== the baseline ==
Design datapath, start of the top module:
module datapath(clk, rst, sw, seg0, seg1,seg2,seg3, mem_addr, mem_wdata, mem_we, mem_rdata);
Settings: LEC_CHECK=0, CAP_MARGIN=20, CELL_PAD_IN_SITES_DETAIL_PLACEMENT=1, CELL_PAD_IN_SITES_GLOBAL_PLACEMENT=3, CORE_ASPECT_RATIO=0.75, CORE_MARGIN=2, CORE_UTILIZATION=31, CTS_CLUSTER_DIAMETER=145, GPL_TIMING_DRIVEN=0, PLACE_DENSITY=0.53, SLEW_MARGIN=20; clock period 13.8 ns.
run.sh (not shown) runs the stock make flow with config.mk's settings and CLKGATE_MAP_FILE=.
What the candidate does differently from the baseline at the input level:
==> flow/config.mk <==
export PLATFORM = sky130hd
export DESIGN_NAME = datapath
export DESIGN_NICKNAME = datapath
export VERILOG_FILES = /design/flow/design.v
export SDC_FILE = /design/flow/constraint.sdc
export NUM_CORES = 4
export LEC_CHECK = 0
export CAP_MARGIN = 20
export CELL_PAD_IN_SITES_GLOBAL_PLACEMENT = 2
export CORE_ASPECT_RATIO = 0.8
export CORE_MARGIN = 2
export CORE_UTILIZATION = 40
export CTS_CLUSTER_DIAMETER = 145
export GPL_TIMING_DRIVEN = 0
export SLEW_MARGIN = 20
==> flow/constraint.sdc <==
create_clock -name core_clock -period 8.39 [get_ports {clk}]
set_input_delay 1.6780 -clock core_clock [delete_from_list [all_inputs] [get_ports {clk}]]
set_output_delay 1.6780 -clock core_clock [all_outputs]
set_load 0.01 [all_outputs]
### Flow results
- The layout from the candidate, despite a flow that completed every stage, fails the layout checks, with the failing checks listed as negative setup slack.
- The candidate vs the baseline, register fraction of the total cell area went down by 1.9 points.
- Per the comparison of the candidate with the baseline, final layout net count up 4.0%; post-detailed-route wirelength per cell down 3.8%.
- Worst slack at placement: the candidate vs the baseline down 4.38 ns
- Diff the baseline..the candidate | max-slew violation count | unchanged

========
datapath again, from the RTL that the note above started with.
make LEC_CHECK=0 ABC_AREA=0 CAP_MARGIN=15 CELL_PAD_IN_SITES_DETAIL_PLACEMENT=2 CORE_ASPECT_RATIO=0.65 CORE_MARGIN=10 CORE_UTILIZATION=72 CTS_CLUSTER_DIAMETER=76 CTS_CLUSTER_SIZE=70 MAX_ROUTING_LAYER=met5 PLACE_DENSITY_LB_ADDON=0.22 SETUP_SLACK_MARGIN=-0.29 SLEW_MARGIN=10 finish   # period 7.48 ns
The baseline ended with an error in detailed placement (3_5_place_dp).
Rerun with:
==> flow/config.mk (replaced) <==
export PLATFORM = sky130hd
export DESIGN_NAME = datapath
export DESIGN_NICKNAME = datapath
export VERILOG_FILES = /design/flow/design.v
export SDC_FILE = /design/flow/constraint.sdc
export NUM_CORES = 4
export LEC_CHECK = 0
export CAP_MARGIN = 20
export CORE_MARGIN = 4
export CORE_UTILIZATION = 18
export SLEW_MARGIN = 20
==> flow/constraint.sdc (replaced) <==
create_clock -name core_clock -period 14.5 [get_ports {clk}]
set_input_delay 2.9000 -clock core_clock [delete_from_list [all_inputs] [get_ports {clk}]]
set_output_delay 2.9000 -clock core_clock [all_outputs]
set_load 0.01 [all_outputs]
=> With this change the flow completed with no timing, DRC or antenna violations. Area after synthesis does not change. Die size climbs to 3.4 times its value. Synthesized cell count is unchanged.
Rerun with:
--- a/flow/config.mk
+++ b/flow/config.mk
@@ -10 +10 @@
-export CORE_UTILIZATION = 18
+export CORE_UTILIZATION = 40
==> flow/constraint.sdc (replaced) <==
create_clock -name core_clock -period 9.3 [get_ports {clk}]
set_input_delay 1.8600 -clock core_clock [delete_from_list [all_inputs] [get_ports {clk}]]
set_output_delay 1.8600 -clock core_clock [all_outputs]
set_load 0.01 [all_outputs]
Effect: The new run produced a clean layout; critical path depth went up by 7; setup slack degrades by 2900 ps; cell count went down by 18%; clock-buffer cell count went down by 9; maximum frequency went up by 25%; global-route usage went up by 16 points.

========
datapath again, from the RTL that the note above started with.
make LEC_CHECK=0 ABC_AREA=0 CAP_MARGIN=20 CORE_ASPECT_RATIO=1.7 CORE_MARGIN=5 CORE_UTILIZATION=54 CTS_CLUSTER_DIAMETER=351 SLEW_MARGIN=20 TNS_END_PERCENT=40 finish   # period 8.04 ns
The baseline completed and failed the layout checks on setup timing.
Next try:
- ABC_AREA: 0 -> default
- CORE_ASPECT_RATIO: 1.7 -> default
- CORE_MARGIN: 5 -> 4
- CORE_UTILIZATION: 54 -> 35
- CTS_CLUSTER_DIAMETER: 351 -> default
- TNS_END_PERCENT: 40 -> default
- clock period: 8.04 -> 9.1 ns (I/O delays scaled with it)
The changed run finished with timing, DRC and antenna clean.
Die area is higher by well over a third.
Wire length is lower by roughly a tenth.
Non-clock buffer count is lower by 171.
Maximum frequency is higher slightly.
Area after synthesis does not change.
Design area is lower by a few percent.
Core utilization is lower by 25 points.
Next try:
- CORE_UTILIZATION: 35 -> 40
- SETUP_SLACK_MARGIN: default -> 1.95
Effect: Synthesized area is unchanged. Wire length went up by about 2.2%. Core utilization increases by 6.6 points. Sequential share of layout area went down by 0.18 points. Critical path depth shrinks by 1. Final cell count drops by 4.3%. Cell area rose by about 0.8%. Register-to-register slack is better by 0.27 ns. Sequential cell count is unchanged.
Next try:
- CORE_MARGIN: 4 -> 2
- CORE_UTILIZATION: 40 -> 61
- SETUP_SLACK_MARGIN: 1.95 -> 1.81
- clock period: 9.1 -> 6.19 ns (I/O delays scaled with it)
=> The changed run aborted during global routing (5_1_grt), error GRT-0232. Synthesized area stays the same. Die size drops by 36%. Synthesized cell count is unchanged.

========
Starting RTL as in the previous note.
make LEC_CHECK=0 ABC_AREA=1 CAP_MARGIN=20 CORE_MARGIN=2 CORE_UTILIZATION=72 CTS_CLUSTER_DIAMETER=372 CTS_CLUSTER_SIZE=99 PLACE_DENSITY_LB_ADDON=0.0 SETUP_SLACK_MARGIN=0.74 SLEW_MARGIN=20 TNS_END_PERCENT=5 finish   # period 3.48 ns
The first run ended with an error in global routing (5_1_grt).
Edit:
Settings changed: ABC_AREA 1 to not set, CORE_UTILIZATION 72 to 58, CTS_CLUSTER_DIAMETER 372 to not set, CTS_CLUSTER_SIZE 99 to not set, PLACE_DENSITY_LB_ADDON 0.0 to not set, SETUP_SLACK_MARGIN 0.74 to -0.45, TNS_END_PERCENT 5 to not set.
Clock period 3.48 ns to 6.19 ns, I/O delays scaled along.
=> The changed run finished with negative setup slack left; die size climbs by 23%; synthesized area went down by about 0.8%; synthesized cell count is lower by 19%.
Edit:
Settings changed: CORE_UTILIZATION 58 to 64, PLACE_DENSITY_LB_ADDON set to 0.08.
Clock period 6.19 ns to 8.86 ns, I/O delays scaled along.
The changed run completed and failed the layout checks on negative setup slack.
Routed wire length is lower by roughly a tenth.
Setup slack improves by 2400 ps.
Via count decreases by a little under a tenth.
Register-to-register slack gains 2400 ps.
Clock skew barely changes.
Edit:
Settings changed: CORE_UTILIZATION 64 to 65, MAX_ROUTING_LAYER set to met4, PLACE_DENSITY_LB_ADDON 0.08 to not set, SETUP_SLACK_MARGIN -0.45 to not set.
Clock period 8.86 ns to 7.9 ns, I/O delays scaled along.
After rerunning:
- The changed run reached the layout checks and failed them: negative setup slack
- die size decreases by 1.5%
- cell area increases by 5.7%
- maximum frequency decreases by 0.39%
- wire length increases by 8.8%

========
Starting RTL as in the previous note.
==> flow/config.mk <==
export PLATFORM = sky130hd
export DESIGN_NAME = datapath
export DESIGN_NICKNAME = datapath
export VERILOG_FILES = /design/flow/design.v
export SDC_FILE = /design/flow/constraint.sdc
export NUM_CORES = 4
export LEC_CHECK = 0
export CAP_MARGIN = 20
export CORE_MARGIN = 2
export CORE_UTILIZATION = 72
export CTS_CLUSTER_SIZE = 79
export MAX_ROUTING_LAYER = met4
export PLACE_DENSITY_LB_ADDON = 0.01
export SETUP_SLACK_MARGIN = -0.58
export SLEW_MARGIN = 20
==> flow/constraint.sdc <==
create_clock -name core_clock -period 8.07 [get_ports {clk}]
set_input_delay 1.6140 -clock core_clock [delete_from_list [all_inputs] [get_ports {clk}]]
set_output_delay 1.6140 -clock core_clock [all_outputs]
set_load 0.01 [all_outputs]
The first run never finished: it broke off in 5_1_grt.
==> next run, changes <==
--- a/flow/config.mk
+++ b/flow/config.mk
@@ -10,6 +10,5 @@
 export CORE_UTILIZATION = 72
-export CTS_CLUSTER_SIZE = 79
 export MAX_ROUTING_LAYER = met4
 export PLACE_DENSITY_LB_ADDON = 0.01
-export SETUP_SLACK_MARGIN = -0.58
+export SETUP_SLACK_MARGIN = -0.45
 export SLEW_MARGIN = 20
==> flow/constraint.sdc (replaced) <==
create_clock -name core_clock -period 8.86 [get_ports {clk}]
set_input_delay 1.7720 -clock core_clock [delete_from_list [all_inputs] [get_ports {clk}]]
set_output_delay 1.7720 -clock core_clock [all_outputs]
set_load 0.01 [all_outputs]
What happened: This time the run completed, yet does not pass: setup timing; synthesized cell count is unchanged; die area does not change; synthesized area is unchanged.
==> next run, changes <==
--- a/flow/config.mk
+++ b/flow/config.mk
@@ -10,5 +10,6 @@
 export CORE_UTILIZATION = 72
+export CTS_CLUSTER_SIZE = 61
 export MAX_ROUTING_LAYER = met4
 export PLACE_DENSITY_LB_ADDON = 0.01
-export SETUP_SLACK_MARGIN = -0.45
+export SETUP_SLACK_MARGIN = 2.27
 export SLEW_MARGIN = 20
==> flow/constraint.sdc (replaced) <==
create_clock -name core_clock -period 7.92 [get_ports {clk}]
set_input_delay 1.5840 -clock core_clock [delete_from_list [all_inputs] [get_ports {clk}]]
set_output_delay 1.5840 -clock core_clock [all_outputs]
set_load 0.01 [all_outputs]
Result: This time the run failed in 5_1_grt. Synthesized area stays the same. Die size is unchanged. Synthesized cell count is unchanged.
==> next run, changes <==
--- a/flow/config.mk
+++ b/flow/config.mk
@@ -9,7 +9,5 @@
 export CORE_MARGIN = 2
-export CORE_UTILIZATION = 72
-export CTS_CLUSTER_SIZE = 61
-export MAX_ROUTING_LAYER = met4
+export CORE_UTILIZATION = 70
 export PLACE_DENSITY_LB_ADDON = 0.01
-export SETUP_SLACK_MARGIN = 2.27
+export SETUP_SLACK_MARGIN = -0.45
 export SLEW_MARGIN = 20
==> flow/constraint.sdc (replaced) <==
create_clock -name core_clock -period 8.63 [get_ports {clk}]
set_input_delay 1.7260 -clock core_clock [delete_from_list [all_inputs] [get_ports {clk}]]
set_output_delay 1.7260 -clock core_clock [all_outputs]
set_load 0.01 [all_outputs]
Effect: The new run completed and failed the layout checks on setup timing; die size came out higher by 2.8%; synthesized cell count does not change; synthesized area does not change.
==> next run, changes <==
--- a/flow/config.mk
+++ b/flow/config.mk
@@ -7,5 +7,8 @@
 export LEC_CHECK = 0
+export ABC_AREA = 1
 export CAP_MARGIN = 20
 export CORE_MARGIN = 2
-export CORE_UTILIZATION = 70
+export CORE_UTILIZATION = 72
+export CTS_CLUSTER_DIAMETER = 243
+export MAX_ROUTING_LAYER = met4
 export PLACE_DENSITY_LB_ADDON = 0.01
==> flow/constraint.sdc (replaced) <==
create_clock -name core_clock -period 8.32 [get_ports {clk}]
set_input_delay 1.6640 -clock core_clock [delete_from_list [all_inputs] [get_ports {clk}]]
set_output_delay 1.6640 -clock core_clock [all_outputs]
set_load 0.01 [all_outputs]
Effect: The new run finished but failed the layout checks on setup timing; worst setup slack got worse by 0.12 ns; wire length rises by a few percent; register-to-register slack degrades by 0.12 ns; worst hold slack stays flat; die size falls slightly; sequential cell count stays the same; utilization is higher by 0.17 points.
